## System
module System(
	clk,
	rst,
	mbed,
	select,
	GreenBlueServoOut,
	RedServoOut,
	BinRecycleServoOut,
	RedBlueServoOut,
	GreenOtherServoOut,
	dispenseBlueLED,
	dispenseComplete,
	dispenseGreenLED,
	dispenseRedLED,
	mainState,
	mbedOutput,
	results,
	sortBlueLED,
	sortComplete,
	sortGreenLED,
	sortRedLED
);
input	clk;
input	rst;
input	[6:0] mbed;
input	[0:0] select;
output	GreenBlueServoOut;
output	RedServoOut;
output	BinRecycleServoOut;
output	RedBlueServoOut;
output	GreenOtherServoOut;
output	[0:0] dispenseBlueLED;
output	[0:0] dispenseComplete;
output	[0:0] dispenseGreenLED;
output	[0:0] dispenseRedLED;
output	[4:0] mainState;
output	[2:0] mbedOutput;
output	[2:0] results;
output	[0:0] sortBlueLED;
output	[0:0] sortComplete;
output	[0:0] sortGreenLED;
output	[0:0] sortRedLED;
wire	[1:0] conDispenseColour;
wire	[0:0] conDispenseStart;
wire	[2:0] conSortColour;
wire	[0:0] conSortStart;
wire	[2:0] controllerOutput;
  ...
clock: 10.0 ns
lec_check: 0
cap_margin: 20
core_margin: 2
core_utilization: 40
cts_cluster_diameter: 41
cts_cluster_size: 53
gpl_timing_driven: 0
setup_slack_margin: 0.76
slew_margin: 20
run.sh (not shown) runs the stock make flow with config.mk's settings and CLKGATE_MAP_FILE=.
The starting point went through all stages and came out clean.
Change:
- ABC_AREA: not set -> 1
- CORE_UTILIZATION: 40 -> 72
- CTS_CLUSTER_DIAMETER: 41 -> not set
- CTS_CLUSTER_SIZE: 53 -> not set
- GPL_TIMING_DRIVEN: 0 -> not set
- SETUP_SLACK_MARGIN: 0.76 -> not set
- clock period: 10.0 -> 12.1 ns (I/O delays scaled with it)
What happened: The new run finished clean. Worst setup slack is better by 1100 ps. Wire length falls by 4.0%. Hold slack degrades by 29 ps. Design area drops by 0.36%. Sequential cell count is unchanged. Area after synthesis grows by 6.2%. Utilization increases by 33 points. Register-to-register slack improved by 2200 ps. Non-clock buffer count goes down by 77.
Change:
- ABC_AREA: 1 -> not set
- CORE_UTILIZATION: 72 -> 40
- clock period: 12.1 -> 5.68 ns (I/O delays scaled with it)
Outcome:
- flip-flop count does not change
- cell count shrinks by roughly a tenth
- register-to-register slack got worse by 6800 ps
- via count went down by about a fifth
- non-clock buffer count came out higher by 6
- routed wire length went down by roughly a tenth
Change:
- CORE_UTILIZATION: 40 -> 65
- clock period: 5.68 -> 4.79 ns (I/O delays scaled with it)
=>
- hold slack gains 4.6 ps
- synthesized area stays the same
- final cell count came out lower by 9.5%
- non-clock buffer count came out higher by 1
- sequential cell count stays the same
- sequential share of layout area came out higher by 0.80 points
Change:
- CORE_UTILIZATION: 65 -> 71
- CTS_CLUSTER_SIZE: not set -> 25
- clock period: 4.79 -> 3.16 ns (I/O delays scaled with it)
=> Routed wire length grows by about 6%; utilization increases by 7.8 points; area after synthesis is unchanged; register-to-register slack loses 1600 ps; via count rose by 2.6%; clock-buffer cell count rose by 3; clock power is higher by about 56%; clock skew is lower by 6.2 ps; worst setup slack is worse by 740 ps.
Change:
- CORE_UTILIZATION: 71 -> 72
- CTS_CLUSTER_SIZE: 25 -> 10
- HOLD_SLACK_MARGIN: not set -> 0.29
- PLACE_DENSITY_LB_ADDON: not set -> 0.12
- SETUP_SLACK_MARGIN: not set -> 0.92
=> The new run produced a clean layout. Routed wire length rises by 4.7%. Via count grows by 2.8%. Combinational power is higher by 8.1%. Final cell count fell by 0.38%. Sequential share of layout area stays flat. Design area is about the same. Die size fell by 1.4%. Power fell by 4.2%. Sequential power is about the same. Clock-buffer cell count drops by 3.

---

JK:
Starting RTL as in the previous note.
clock: 10.0 ns
lec_check: 0
cap_margin: 20
core_margin: 2
core_utilization: 40
cts_cluster_diameter: 299
max_routing_layer: met4
slew_margin: 20
Input changes introduced in MS (baseline for comparison: JK):
Settings: setting HOLD_SLACK_MARGIN to 0.2 for the first time; setting ABC_AREA to 1 for the first time; setting CORE_ASPECT_RATIO to 1.76 for the first time; changing CAP_MARGIN from 20 to 30; changing the clock period (ns, I/O delays scaled along) from 10.0 to 4.36.
==> comparison <==
Compared to JK, MS has sequential power 130% higher. Compared to JK, the router laid down more metal wire for MS. MS ended with more power attributed to the clock group than JK. | count of nets after finishing | higher: MS |. MS vs. JK: utilization after layout fell 0.97 points, die area rose by about 6%, non-clock buffering overhead in the final layout saw little to no change, clock network fraction of total power saw a decrease.
Here is what was changed in the inputs of AL compared with MS.
Settings: clearing ABC_AREA, which used to be 1; swapping 30 for 20 in CAP_MARGIN; clearing MAX_ROUTING_LAYER, which used to be met4; clearing CORE_ASPECT_RATIO, which used to be 1.76; clearing CTS_CLUSTER_DIAMETER, which used to be 299; clearing HOLD_SLACK_MARGIN, which used to be 0.2; swapping 4.36 for 6.97 in the clock period (ns, I/O delays scaled along).
Findings:
Synthesized area (MS / AL): 1.06
AL against MS: finished layout cell area lost 4.8%, worst voltage drop across the vdd grid lost 4.0%, power share of the clock group picked up an extra 2.7 points, count of clock-buffer cells in the layout picked up an extra 1.7%, wire length lost 14%.
Summary of AL over MS: total power has decreased; count of max-cap constraint violations did not really move.
Going from MS to AL, non-clock buffer instance count of the final layout went up by about 5%, clock power went down by about 33%.
No activity file was given, so power comes from the tool's default toggle rates.
